==> job 7570: inputs <==
// comp_mult_top
module comp_mult_top #(
parameter NO_MULT   = 4     ,  
parameter APB_BADDR = 0     ,  
parameter SYS_AW    = 16    ,  
parameter REG_DW    = 16       
)(
input                    clk         ,  
input                    rst_n       ,  
input      [ SYS_AW-1:0] apb_paddr   ,  
input                    apb_psel    ,  
input                    apb_penable ,  
input                    apb_pwrite  ,  
input      [REG_DW -1:0] apb_pwdata  ,  
output                   apb_pready  ,  
output reg [REG_DW -1:0] apb_prdata  ,  
output reg               apb_pslverr ,  
output reg               mem_ce      ,  
output reg               mem_we      ,  
output reg [SYS_AW -1:0] mem_addr    ,  
output reg [     8 -1:0] mem_wr_data ,  
input      [     8 -1:0] mem_rd_data    
);
Settings: LEC_CHECK=0, CAP_MARGIN=20, CELL_PAD_IN_SITES_DETAIL_PLACEMENT=1, CELL_PAD_IN_SITES_GLOBAL_PLACEMENT=0, CORE_ASPECT_RATIO=1.38, CORE_MARGIN=3, CORE_UTILIZATION=51, MAX_ROUTING_LAYER=met4, PLACE_DENSITY_LB_ADDON=0.16, SETUP_SLACK_MARGIN=1.73, SLEW_MARGIN=20, TNS_END_PERCENT=60; clock period 7.28 ns.
run.sh (not shown) runs the stock make flow with config.mk's settings and CLKGATE_MAP_FILE=.
==> inputs of job 3099, as changes to job 7570 <==
- CELL_PAD_IN_SITES_DETAIL_PLACEMENT: 1 -> default
- CELL_PAD_IN_SITES_GLOBAL_PLACEMENT: 0 -> default
- CORE_ASPECT_RATIO: 1.38 -> default
- CORE_MARGIN: 3 -> 2
- CORE_UTILIZATION: 51 -> 29
- MAX_ROUTING_LAYER: met4 -> default
- PLACE_DENSITY_LB_ADDON: 0.16 -> default
- SETUP_SLACK_MARGIN: 1.73 -> default
- TNS_END_PERCENT: 60 -> default
==> flow/constraint.sdc (replaced) <==
create_clock -name core_clock -period 11.3 [get_ports {clk}]
set_input_delay 2.2600 -clock core_clock [delete_from_list [all_inputs] [get_ports {clk}]]
set_output_delay 2.2600 -clock core_clock [all_outputs]
set_load 0.01 [all_outputs]
==> results <==
Job 7570 produced a layout that fails on setup timing. Job 3099 went through all stages and came out clean. Clock-buffer cell count: job 3099 is lower than job 7570 (1). Between job 7570 and job 3099, the lower total power is in job 3099 (gap 120%, measured against job 3099). In job 7570 the first-iteration DRC count is higher than in job 3099, by about 90%. In job 7570 the final area is larger than in job 3099, by 12%.
==> figures <==
item	job 7570	job 3099
Share of cell area taken by multi-input logic gates	62.0%	63.9%
Drt total wl	101000 um	55400 um
Internal	0.00283 W	0.00138 W
Total instance count after detailed placement	3239	3481
Total setup buffers inserted after CTS	41	0
M3 GR Usage	6.75%	2.55%
Number of standard-cell rows in the floorplan	87	99
Overall routing resource usage	39.1%	14.9%
Sw Ratio	42.2%	38.1%
Run status	failed layout checks	complete, no violations
Layout check failures	setup timing	-

* * *

==> job 6580 <==
comp_mult_top again, from the RTL that the note above started with.
make LEC_CHECK=0 ABC_AREA=1 CAP_MARGIN=15 CORE_MARGIN=2 CORE_UTILIZATION=72 CTS_CLUSTER_DIAMETER=235 CTS_CLUSTER_SIZE=40 GPL_ROUTABILITY_DRIVEN=0 GPL_TIMING_DRIVEN=1 HOLD_SLACK_MARGIN=-0.05 SLEW_MARGIN=20 finish   # period 5.74 ns
==> inputs of job 1646, as changes to job 6580 <==
- ABC_AREA: 1 -> unset
- CAP_MARGIN: 15 -> 20
- CORE_UTILIZATION: 72 -> 66
- CTS_CLUSTER_DIAMETER: 235 -> 36
- CTS_CLUSTER_SIZE: 40 -> unset
- GPL_ROUTABILITY_DRIVEN: 0 -> unset
- GPL_TIMING_DRIVEN: 1 -> unset
- HOLD_SLACK_MARGIN: -0.05 -> unset
- SETUP_SLACK_MARGIN: unset -> -0.73
==> flow/constraint.sdc (replaced) <==
create_clock -name core_clock -period 7.3 [get_ports {clk}]
set_input_delay 1.4600 -clock core_clock [delete_from_list [all_inputs] [get_ports {clk}]]
set_output_delay 1.4600 -clock core_clock [all_outputs]
set_load 0.01 [all_outputs]
==> inputs of job 686, as changes to job 6580 <==
- CAP_MARGIN: 15 -> 25
- CORE_UTILIZATION: 72 -> 71
- CTS_CLUSTER_DIAMETER: 235 -> unset
- HOLD_SLACK_MARGIN: -0.05 -> 0.19
- PLACE_DENSITY_LB_ADDON: unset -> 0.07
- SETUP_SLACK_MARGIN: unset -> 0.67
==> flow/constraint.sdc (replaced) <==
create_clock -name core_clock -period 9.01 [get_ports {clk}]
set_input_delay 1.8020 -clock core_clock [delete_from_list [all_inputs] [get_ports {clk}]]
set_output_delay 1.8020 -clock core_clock [all_outputs]
set_load 0.01 [all_outputs]
==> results.py <==
# Auto-generated metrics
metrics = {
    "run_status": {
        "first-error": "[ERROR GRT-0232] Routing congestion too high. Check the congestion heatmap in the GUI.",
        "failed_stage": "5_1_grt",
        "status": "aborted with a tool error",
    },
    "global_routing": {
        "grt_overflow": 369,
    },
    "placement": {
        "dp.cells": 4136,
    },
    "yosys": {
        "yosysUniqueCellTypes": 59,
        "ys_top_cells_by_area": "dfrtp_1 (20%), nand2_1 (13%), fa_1 (13%), ha_1 (12%), inv_1 (11%)",
        "simple_gate_share_pct": 26.8,
    },
    "die": {
        "design.core.area_sq_um": 31600,
        "die_y_um": 183,
    },
    "cts": {
        "post_cts_buffers": 39,
    },
}
The numbers above come from job 6580.

==> results.py <==
# Flow results
metrics = {
    "global_routing": {
        "gr-usage-met2_pct": 67.8,
        "grt_overflow": 0,
    },
    "die": {
        "die_y_um": 185,
        "design.core.area_sq_um": 32400,
    },
    "cts": {
        "clockRootBuffer": "clkbuf_16",
    },
    "placement": {
        "dp.cells": 3848,
    },
    "yosys": {
        "simple_gate_share_pct": 26.8,
    },
    "critical_path": {
        "critPathRequiredTime_ns": 9.36,
    },
    "timing": {
        "worst_hold_slack_ns": 0.496,
    },
    "run_status": {
        "status": "timing/DRC/antenna clean",
    },
    "detailed_routing": {
        "ant_nets": 0,
    },
}
The numbers above come from job 686.

==> results.py <==
# Flow results
metrics = {
    "run_status": {
        "status": "complete, but fails checks",
        "violations": "setup timing",
    },
    "placement": {
        "dp.cells": 3098,
    },
    "timing": {
        "setup_ws_ns": -0.648,
        "setup_viol": 13,
    },
    "detailed_routing": {
        "maxUsedRoutingLayer": "met4",
    },
    "cells_and_area": {
        "layout.non_clock_buffers": 304,
    },
    "cts": {
        "post_cts_buffers": 2,
    },
    "die": {
        "die_y_um": 184,
        "chipArea_sq_um": 33900,
        "design.core.area_sq_um": 31700,
    },
    "global_routing": {
        "met1_usage_pct": 41.2,
        "grt_overflow": 0,
    },
    "yosys": {
        "simple_gate_share_pct": 16.5,
    },
}
The numbers above come from job 1646.


* * *

==> run M: inputs <==
Starting RTL as in the previous note.
## comp_mult_top
module comp_mult_top #(
parameter NO_MULT   = 4     ,  
parameter APB_BADDR = 0     ,  
parameter SYS_AW    = 16    ,  
parameter REG_DW    = 16       
)(
input                    clk         ,  
input                    rst_n       ,  
input      [ SYS_AW-1:0] apb_paddr   ,  
input                    apb_psel    ,  
input                    apb_penable ,  
input                    apb_pwrite  ,  
input      [REG_DW -1:0] apb_pwdata  ,  
output                   apb_pready  ,  
output reg [REG_DW -1:0] apb_prdata  ,  
output reg               apb_pslverr ,  
output reg               mem_ce      ,  
output reg               mem_we      ,  
output reg [SYS_AW -1:0] mem_addr    ,  
output reg [     8 -1:0] mem_wr_data ,  
input      [     8 -1:0] mem_rd_data    
);
Settings: LEC_CHECK=0, ABC_AREA=1, CAP_MARGIN=20, CELL_PAD_IN_SITES_DETAIL_PLACEMENT=2, CELL_PAD_IN_SITES_GLOBAL_PLACEMENT=2, CORE_ASPECT_RATIO=0.65, CORE_MARGIN=9, CORE_UTILIZATION=40, CTS_CLUSTER_SIZE=88, MAX_ROUTING_LAYER=met5, MIN_ROUTING_LAYER=met1, SLEW_MARGIN=20; clock period 10.0 ns.
==> run X: changes against run M <==
Settings changed: CELL_PAD_IN_SITES_DETAIL_PLACEMENT 2 to default, CELL_PAD_IN_SITES_GLOBAL_PLACEMENT 2 to default, CORE_ASPECT_RATIO 0.65 to default, CORE_MARGIN 9 to 2, CORE_UTILIZATION 40 to 60, CTS_CLUSTER_SIZE 88 to 98, MAX_ROUTING_LAYER met5 to default, MIN_ROUTING_LAYER met1 to default, TNS_END_PERCENT from default to 5.
==> flow/constraint.sdc (replaced) <==
create_clock -name core_clock -period 5.15 [get_ports {clk}]
set_input_delay 1.0300 -clock core_clock [delete_from_list [all_inputs] [get_ports {clk}]]
set_output_delay 1.0300 -clock core_clock [all_outputs]
set_load 0.01 [all_outputs]
==> run K: changes against run M <==
Settings changed: ABC_AREA 1 to default, CELL_PAD_IN_SITES_DETAIL_PLACEMENT 2 to default, CELL_PAD_IN_SITES_GLOBAL_PLACEMENT 2 to default, CORE_ASPECT_RATIO 0.65 to 1.76, CORE_MARGIN 9 to 2, CORE_UTILIZATION 40 to 16, CTS_CLUSTER_SIZE 88 to default, HOLD_SLACK_MARGIN from default to 0.25, MIN_ROUTING_LAYER met1 to met2, PLACE_DENSITY_LB_ADDON from default to 0.21, SLEW_MARGIN 20 to 15, TNS_END_PERCENT from default to 45.
==> notes <==
In run M the clock power is lower than in run X, by 48%. Hold slack, lowest first: run K, run X, run M. Run K completed without violations. Run M completed without violations. Run X produced a layout that fails on setup timing. Clock skew, highest first: run K, run M, run X. Between run K and run M, the lower non-clock buffer count is in run M (gap 36).

* * *

==> inputs of 03-11 <==
comp_mult_top again, from the RTL that the note above started with.
clock: 6.94 ns
lec_check: 0
abc_area: 1
cap_margin: 20
cell_pad_in_sites_detail_placement: 2
cell_pad_in_sites_global_placement: 2
core_aspect_ratio: 1.06
core_margin: 9
core_utilization: 40
cts_cluster_size: 88
gpl_timing_driven: 0
max_routing_layer: met5
min_routing_layer: met1
slew_margin: 20
==> 08-05 (differences from 03-11) <==
==> flow/config.mk (replaced) <==
export PLATFORM = sky130hd
export DESIGN_NAME = comp_mult_top
export DESIGN_NICKNAME = comp_mult_top
export VERILOG_FILES = /design/flow/design.v
export SDC_FILE = /design/flow/constraint.sdc
export NUM_CORES = 4
export LEC_CHECK = 0
export CAP_MARGIN = 20
export CELL_PAD_IN_SITES_DETAIL_PLACEMENT = 1
export CORE_ASPECT_RATIO = 0.65
export CORE_MARGIN = 2
export CORE_UTILIZATION = 40
export MIN_ROUTING_LAYER = met2
export SLEW_MARGIN = 20
==> flow/constraint.sdc (replaced) <==
create_clock -name core_clock -period 10.0 [get_ports {clk}]
set_input_delay 2.0000 -clock core_clock [delete_from_list [all_inputs] [get_ports {clk}]]
set_output_delay 2.0000 -clock core_clock [all_outputs]
set_load 0.01 [all_outputs]
==> 09-17 (differences from 03-11) <==
==> flow/config.mk (replaced) <==
export PLATFORM = sky130hd
export DESIGN_NAME = comp_mult_top
export DESIGN_NICKNAME = comp_mult_top
export VERILOG_FILES = /design/flow/design.v
export SDC_FILE = /design/flow/constraint.sdc
export NUM_CORES = 4
export LEC_CHECK = 0
export CAP_MARGIN = 20
export CORE_MARGIN = 2
export CORE_UTILIZATION = 52
export SLEW_MARGIN = 20
==> flow/constraint.sdc (replaced) <==
create_clock -name core_clock -period 5.52 [get_ports {clk}]
set_input_delay 1.1040 -clock core_clock [delete_from_list [all_inputs] [get_ports {clk}]]
set_output_delay 1.1040 -clock core_clock [all_outputs]
set_load 0.01 [all_outputs]
==> 06-03 (differences from 03-11) <==
--- a/flow/config.mk
+++ b/flow/config.mk
@@ -9,3 +9,3 @@
 export CAP_MARGIN = 20
-export CELL_PAD_IN_SITES_DETAIL_PLACEMENT = 2
+export CELL_PAD_IN_SITES_DETAIL_PLACEMENT = 1
 export CELL_PAD_IN_SITES_GLOBAL_PLACEMENT = 2
@@ -17,3 +17,4 @@
 export MAX_ROUTING_LAYER = met5
-export MIN_ROUTING_LAYER = met1
+export MIN_ROUTING_LAYER = met2
+export PLACE_DENSITY_LB_ADDON = 0.16
 export SLEW_MARGIN = 20
==> flow/constraint.sdc (replaced) <==
create_clock -name core_clock -period 10.3 [get_ports {clk}]
set_input_delay 2.0600 -clock core_clock [delete_from_list [all_inputs] [get_ports {clk}]]
set_output_delay 2.0600 -clock core_clock [all_outputs]
set_load 0.01 [all_outputs]
==> results <==
08-05 finished clean. 09-17 reached the layout checks and failed them: setup timing. 03-11 ended with an error in 5_1_grt. 06-03 completed with no timing, DRC or antenna violations. Against 03-11, the area after synthesis of 09-17 is lower by 7.7%. In flip-flop count, 08-05 and 06-03 do not differ. Routed wire length, lowest first: 09-17, 08-05, 06-03. In first-iteration DRC count, 06-03 is at 4.7 times the value of 09-17. The highest power belongs to 09-17, the lowest to 06-03. Between 08-05 and 09-17, the lower non-clock buffer count is in 08-05 (gap 360). Sequential power, lowest first: 06-03, 08-05, 09-17. Against 06-03, the clock skew of 08-05 is lower by 0.0021 ns. The lowest sequential share of layout area belongs to 09-17, the highest to 08-05. In 06-03 the clock power is smaller than in 09-17, by 43%. Against 09-17, the synthesized cell count of 06-03 is larger by about 35%.

* * *

==> inputs of v12 <==
Starting RTL as in the previous note.
Settings: LEC_CHECK=0, ABC_AREA=1, CAP_MARGIN=20, CORE_MARGIN=2, CORE_UTILIZATION=72, CTS_CLUSTER_DIAMETER=206, PLACE_DENSITY_LB_ADDON=0.25, SETUP_SLACK_MARGIN=1.72, SLEW_MARGIN=20, TNS_END_PERCENT=5; clock period 5.85 ns.
==> v33 (differences from v12) <==
- CORE_UTILIZATION: 72 -> 62
- CTS_CLUSTER_DIAMETER: 206 -> 295
- CTS_CLUSTER_SIZE: default -> 98
- PLACE_DENSITY_LB_ADDON: 0.25 -> default
- SETUP_SLACK_MARGIN: 1.72 -> default
==> flow/constraint.sdc (replaced) <==
create_clock -name core_clock -period 3.92 [get_ports {clk}]
set_input_delay 0.7840 -clock core_clock [delete_from_list [all_inputs] [get_ports {clk}]]
set_output_delay 0.7840 -clock core_clock [all_outputs]
set_load 0.01 [all_outputs]
==> results <==
v33 produced a layout that fails on setup timing. v12 failed in global routing, error GRT-0232.
Between v33 and v12, the lower die size is in v12 (gap about 16%, measured against v12).
Synthesized area is the same in v12 and v33.
Synthesized cell count is the same in v33 and v12.
==> figures <==
| item | v12 | v33 |
|---|---|---|
| Number of gates resized after cts | 201 | 106 |
| Gpl congestion | 1.03 | 1.07 |
| Half-perimeter wire length after detailed placement | 59,300 µm | 59,600 µm |
| Placement-stage worst setup slack | -1.78 ns | -3.24 ns |
| Count of placed standard cells including taps | 4,152 | 4,277 |
| Cell Area, Placed | 27,300 µm² | 27,900 µm² |
| Post CTS Setup Buffer Count | 19 | 5 |
| Chip width | 183 µm | 197 µm |
| Fp_density | 73.3% | 63.2% |
| Std-Cell Rows | 65 | 70 |
| Status | aborted with a tool error | finished with violations |
| Stage where the flow stopped | global routing | - |
| Violated checks | - | setup timing |
| Chip Height | 183 µm | 197 µm |

* * *

==> run a: inputs <==
Starting RTL as in the previous note.
clock: 6.47 ns
lec_check: 0
abc_area: 1
cap_margin: 20
core_margin: 2
core_utilization: 71
cts_cluster_diameter: 28
cts_cluster_size: 72
place_density_lb_addon: 0.27
setup_slack_margin: 1.1
slew_margin: 20
==> run b (differences from run a) <==
- ABC_AREA: 1 -> not set
- CORE_UTILIZATION: 71 -> 72
- CTS_CLUSTER_DIAMETER: 28 -> not set
- CTS_CLUSTER_SIZE: 72 -> not set
- PLACE_DENSITY_LB_ADDON: 0.27 -> 0.25
- SETUP_SLACK_MARGIN: 1.1 -> not set
==> flow/constraint.sdc (replaced) <==
create_clock -name core_clock -period 7.27 [get_ports {clk}]
set_input_delay 1.4540 -clock core_clock [delete_from_list [all_inputs] [get_ports {clk}]]
set_output_delay 1.4540 -clock core_clock [all_outputs]
set_load 0.01 [all_outputs]
==> run c (differences from run a) <==
- ABC_AREA: 1 -> not set
- CORE_UTILIZATION: 71 -> 66
- CTS_CLUSTER_DIAMETER: 28 -> not set
- CTS_CLUSTER_SIZE: 72 -> 36
- HOLD_SLACK_MARGIN: not set -> 0.29
- PLACE_DENSITY_LB_ADDON: 0.27 -> not set
- SETUP_SLACK_MARGIN: 1.1 -> 1.24
==> flow/constraint.sdc (replaced) <==
create_clock -name core_clock -period 8.58 [get_ports {clk}]
set_input_delay 1.7160 -clock core_clock [delete_from_list [all_inputs] [get_ports {clk}]]
set_output_delay 1.7160 -clock core_clock [all_outputs]
set_load 0.01 [all_outputs]
==> results <==
Result of the run: run c complete, no violations; run b complete, but fails checks; run a did not finish
Last stage reached: run c -; run b -; run a global routing
Layout check failures: run c -; run b negative setup slack; run a -
Switching component of the power: run c 1260 uW; run b 1660 uW; run a -
Post-route DRC: run c 0; run b 0; run a -
Number of diodes added for antenna fixing: run c 0; run b 0; run a -
Maximum cell stage delay along the critical path: run c 0.60 ns; run b 0.58 ns; run a -
Clock net power: run c 862 uW; run b 972 uW; run a -
Most common cell in the synthesized netlist: run c sky130_fd_sc_hd__nor2_1; run b sky130_fd_sc_hd__nor2_1; run a sky130_fd_sc_hd__nand2_1
Adder-cell share of the synthesized area: run c 27.2%; run b 27.2%; run a 25.1%
Share of synthesized area occupied by flip-flops and latches: run c 21.5%; run b 21.5%; run a 19.9%
Non-filler cells, final: run c 3042; run b 3159; run a -
Latest clock arrival within the worst-skew pair: run c 0.47 ns; run b 0.47 ns; run a -
Group drawing the most power: run c combinational logic; run b combinational logic; run a -
Met2 wire length: run c 28300 um; run b 31800 um; run a -
Total power density per cell area: run c 128 nW/um^2; run b 162 nW/um^2; run a -
CTS tree: run c done; run b done; run a -
Final critical-path setup slack: run c 0.690 ns; run b -0.777 ns; run a -
Critical Path Most Common Cell: run c sky130_fd_sc_hd__fa_1; run b sky130_fd_sc_hd__fa_1; run a -
Floorplan die height: run c 184 um; run b 176 um; run a 185 um
Yosys stat cell total: run c 2497; run b 2497; run a 3367
Worst voltage drop across the vdd grid: run c 0.000146 V; run b 0.000170 V; run a -
Max Transition Viols Final: run c 0; run b 0; run a -
Flop share of the area: run c 18.6%; run b 17.9%; run a -
Share of the core filled with cells: run c 78.2%; run b 87.6%; run a -
Fin Setup TNS: run c 0 ns; run b -4.09 ns; run a -
Power and IR drop assume default switching activity.
